==> job 2203: inputs <==
==> flow/design.v (excerpt) <==
module CPUCore(
input clk,
input Reset,
output wire [15:0] mem_addr,
output wire        mem_we,
output wire [15:0] mem_wdata,
input  wire [15:0] mem_rdata
);
==> flow/config.mk <==
export PLATFORM = sky130hd
export DESIGN_NAME = CPUCore
export DESIGN_NICKNAME = CPUCore
export VERILOG_FILES = /design/flow/design.v
export SDC_FILE = /design/flow/constraint.sdc
export NUM_CORES = 4
export LEC_CHECK = 0
export ABC_AREA = 1
export CAP_MARGIN = 20
export CORE_MARGIN = 2
export CORE_UTILIZATION = 40
export MAX_ROUTING_LAYER = met4
export PLACE_DENSITY = 0.87
export SLEW_MARGIN = 5
export TNS_END_PERCENT = 35
==> flow/constraint.sdc <==
create_clock -name core_clock -period 8.34 [get_ports {clk}]
set_input_delay 1.6680 -clock core_clock [delete_from_list [all_inputs] [get_ports {clk}]]
set_output_delay 1.6680 -clock core_clock [all_outputs]
set_load 0.01 [all_outputs]
run.sh (not shown) runs the stock make flow with config.mk's settings and CLKGATE_MAP_FILE=.
==> job 3295: changes against job 2203 <==
- CAP_MARGIN: 20 -> 15
- CELL_PAD_IN_SITES_GLOBAL_PLACEMENT: unset -> 1
- CORE_MARGIN: 2 -> 8
- GPL_ROUTABILITY_DRIVEN: unset -> 0
- GPL_TIMING_DRIVEN: unset -> 0
- HOLD_SLACK_MARGIN: unset -> 0.28
- MAX_ROUTING_LAYER: met4 -> unset
- PLACE_DENSITY: 0.87 -> 0.6
- SETUP_SLACK_MARGIN: unset -> 1.07
- SLEW_MARGIN: 5 -> 20
- TNS_END_PERCENT: 35 -> unset
==> flow/constraint.sdc (replaced) <==
create_clock -name core_clock -period 8.0 [get_ports {clk}]
set_input_delay 1.6000 -clock core_clock [delete_from_list [all_inputs] [get_ports {clk}]]
set_output_delay 1.6000 -clock core_clock [all_outputs]
set_load 0.01 [all_outputs]
==> comparison <==
Of job 3295 and job 2203, job 3295 has the higher routed wire length (gap 33%, measured against job 2203).
Between job 2203 and job 3295, the lower sequential share of layout area is in job 3295 (gap 0.98 points).
Of job 3295 and job 2203, job 3295 has the higher power (gap 9.0%, measured against job 2203).
Of job 2203 and job 3295, job 3295 has the higher clock power (gap about 9%, measured against job 3295).
Between job 3295 and job 2203, the lower core utilization is in job 2203 (gap 0.85 points).
Of job 3295 and job 2203, job 3295 has the higher sequential power (gap about 4%, measured against job 2203).
In synthesized area, job 2203 and job 3295 do not differ.
==> figures <==
Run status: job 2203 no timing/DRC/antenna violations; job 3295 no timing/DRC/antenna violations
Pre-Place Util: job 2203 40.5%; job 3295 40.2%
Critical path endpoint: job 2203 RegFile.registers[1][15]; job 3295 mem_we
Clk network pwr share: job 2203 32.4%; job 3295 32.7%
Final instance area: job 2203 38,000 um^2; job 3295 39,100 um^2
Master of the slowest instance on the critical path: job 2203 sky130_fd_sc_hd__inv_1; job 3295 sky130_fd_sc_hd__clkinv_1
Peak ir drop on the vdd network: job 2203 0.000159 V; job 3295 0.000154 V
Vias in the first global route: job 2203 35,400; job 3295 37,900
Leakage dissipation: job 2203 14.9 nW; job 3295 15.4 nW
Routed vias/inst: job 2203 6.52; job 3295 6.52
Area fraction of clock buffers and clock inverters: job 2203 4.10%; job 3295 4.31%
Count of plain and timing-repair buffers in the layout: job 2203 158; job 3295 429
Worst slew pin tran: job 2203 1.26 ns; job 3295 1.35 ns
Clock buffer instance count of the final layout: job 2203 57; job 3295 71
Via total after detailed routing: job 2203 39,100; job 3295 41,000
Met1 layer wirelength in the final routing: job 2203 50,900 um; job 3295 75,700 um


==> 04-07 <==
CPUCore again, from the RTL that the note above started with.
Design CPUCore, start of the top module:
module CPUCore(
input clk,
input Reset,
output wire [15:0] mem_addr,
output wire        mem_we,
output wire [15:0] mem_wdata,
input  wire [15:0] mem_rdata
);
wire[3:0] OpCodeExt_ImmHi;
wire[3:0] OpCode;
wire[3:0] Rdest;
wire[3:0] Rsrc_ImmLo;
wire AluEn;
wire MemMuxEn;
wire RegFileEn;
wire MemWriteEn;
wire PCEn;
wire InstrEn;
wire PCRead;
wire PCWrite;
wire [15:0] PC;
wire[15:0] read_data1;  
wire[15:0] read_data2;
wire [15:0] MemData;
wire [15:0] Rsrc_ImmData;
wire [15:0] ALUResult;
wire [15:0] PSR;
wire [3:0]alucont;
wire [15:0] Mem_a1;
wire [15:0] MemAddr;
wire [15:0] AluMuxOut;
wire [15:0] MemDataFromMux;
assign MemData   = mem_rdata;
assign mem_addr  = MemAddr;
assign mem_we    = MemWriteEn;
assign mem_wdata = MemDataFromMux;
InstrReg InstrReg(
.clk(clk),
.En(InstrEn),
.instruction(MemData),
.opcode(OpCode),
.opcodeExt_ImmHi(OpCodeExt_ImmHi),
.Rdest(Rdest),
.Rsrc_ImmLo(Rsrc_ImmLo)
);
Controller Controller(
	.clk(clk),
	.Reset(Reset),
	.OpCode(OpCode),
	.OpCodeExt_ImmHi(OpCodeExt_ImmHi),
	.RSource_ImmLo(Rsrc_ImmLo),
	.AluEn(AluEn),
	.MemMuxEn(MemMuxEn),
	.RegFileEn(RegFileEn),
	.PCEn(PCEn),
	.PCRead(PCRead),
	.PCWrite(PCWrite),
	.MemWriteEn(MemWriteEn),
	.InstrEn(InstrEn)
);
PCControl PCControl(
	.Reset(Reset),
	.clk(clk),
	.PSR(PSR),
	.PCen(PCEn),
	.RegData(read_data2),
	.dispLo(Rsrc_ImmLo),   
	.OpcodeExt_dispHi(OpCodeExt_ImmHi),
	.CondRlink(Rdest),
	.Opcode(OpCode),  
	.PC(PC)  
);
RegFile RegFile (
	 .Reset(Reset),
    .clk(clk),                 
    .En(RegFileEn),                  
    .read_addr(Rsrc_ImmLo),  
    .readwrite_addr(Rdest),    
    .write_data(AluMuxOut),   
    .read_data1(read_data1),  
    .read_data2(read_data2)   
);
  ...
make LEC_CHECK=0 CAP_MARGIN=20 CORE_MARGIN=2 CORE_UTILIZATION=63 SETUP_SLACK_MARGIN=1.53 SLEW_MARGIN=20 finish   # period 5.89 ns
==> inputs of 06-14, as changes to 04-07 <==
- ABC_AREA: not set -> 1
- CORE_UTILIZATION: 63 -> 71
- CTS_CLUSTER_SIZE: not set -> 94
- PLACE_DENSITY: not set -> 0.6
- SETUP_SLACK_MARGIN: 1.53 -> not set
==> flow/constraint.sdc (replaced) <==
create_clock -name core_clock -period 6.29 [get_ports {clk}]
set_input_delay 1.2580 -clock core_clock [delete_from_list [all_inputs] [get_ports {clk}]]
set_output_delay 1.2580 -clock core_clock [all_outputs]
set_load 0.01 [all_outputs]
==> inputs of 06-18, as changes to 04-07 <==
- CORE_UTILIZATION: 63 -> 40
- PLACE_DENSITY: not set -> 0.6
- SETUP_SLACK_MARGIN: 1.53 -> 1.31
==> flow/constraint.sdc (replaced) <==
create_clock -name core_clock -period 6.74 [get_ports {clk}]
set_input_delay 1.3480 -clock core_clock [delete_from_list [all_inputs] [get_ports {clk}]]
set_output_delay 1.3480 -clock core_clock [all_outputs]
set_load 0.01 [all_outputs]
==> inputs of 10-09, as changes to 04-07 <==
- CORE_UTILIZATION: 63 -> 50
- SETUP_SLACK_MARGIN: 1.53 -> 1.01
==> flow/constraint.sdc (replaced) <==
create_clock -name core_clock -period 3.75 [get_ports {clk}]
set_input_delay 0.7500 -clock core_clock [delete_from_list [all_inputs] [get_ports {clk}]]
set_output_delay 0.7500 -clock core_clock [all_outputs]
set_load 0.01 [all_outputs]
==> load_flow_metrics.sql <==
-- implementation run metrics
INSERT INTO impl_metrics (metric_group, metric, value, unit) VALUES
('run_status', 'failed_stage', 'global routing (5_1_grt)', ''),
('synth', 'yosysCellCount', '3039', ''),
('run_status', 'flow.first_error', '[ERROR GRT-0232] Routing congestion too high. Check the congestion heatmap in the GUI.', ''),
('run_status', 'outcome', 'did not finish', ''),
('place', 'placement_stage_cell_area', '32920', 'um2');
(the above is from 04-07)
==> load_flow_metrics.sql <==
-- physical implementation figures
INSERT INTO impl_metrics (metric_group, metric, value, unit) VALUES
('run_status', 'outcome', 'finished clean', ''),
('synth', 'top_cells_by_area', 'sky130_fd_sc_hd__edfxtp_1, sky130_fd_sc_hd__mux4_2, sky130_fd_sc_hd__nor2_1', ''),
('power', 'share_seq_of_total_power', '0.378', ''),
('synth', 'synth-adder-area-share', '0.02362', ''),
('synth', 'yosys.stat.chipArea', '31350', 'um2'),
('synth', 'yosysCellCount', '3039', ''),
('place', 'placement_stage_cell_area', '33200', 'um2');
(the above is from 06-18)
==> load_flow_metrics.sql <==
-- physical implementation figures
INSERT INTO impl_metrics (metric_group, metric, value, unit) VALUES
('run_status', 'outcome', 'finished clean', ''),
('worst_setup_path', 'reg2reg_slack', '0.57', 'ns'),
('place', 'placement_stage_cell_area', '35820', 'um2'),
('cells_and_area', 'num-nonclk-buffers', '165', ''),
('synth', 'yosysCellCount', '4949', '');
(the above is from 06-14)
==> load_flow_metrics.sql <==
-- physical implementation figures
INSERT INTO impl_metrics (metric_group, metric, value, unit) VALUES
('final_timing', 'fin_ws', '-1.135', 'ns'),
('final_timing', 'setup-violations-final', '300', ''),
('run_status', 'checkFailReasons', 'negative setup slack', ''),
('run_status', 'outcome', 'failed layout checks', ''),
('synth', 'yosysCellCount', '3039', '');
(the above is from 10-09)
No activity file was given, so power comes from the tool's default toggle rates.
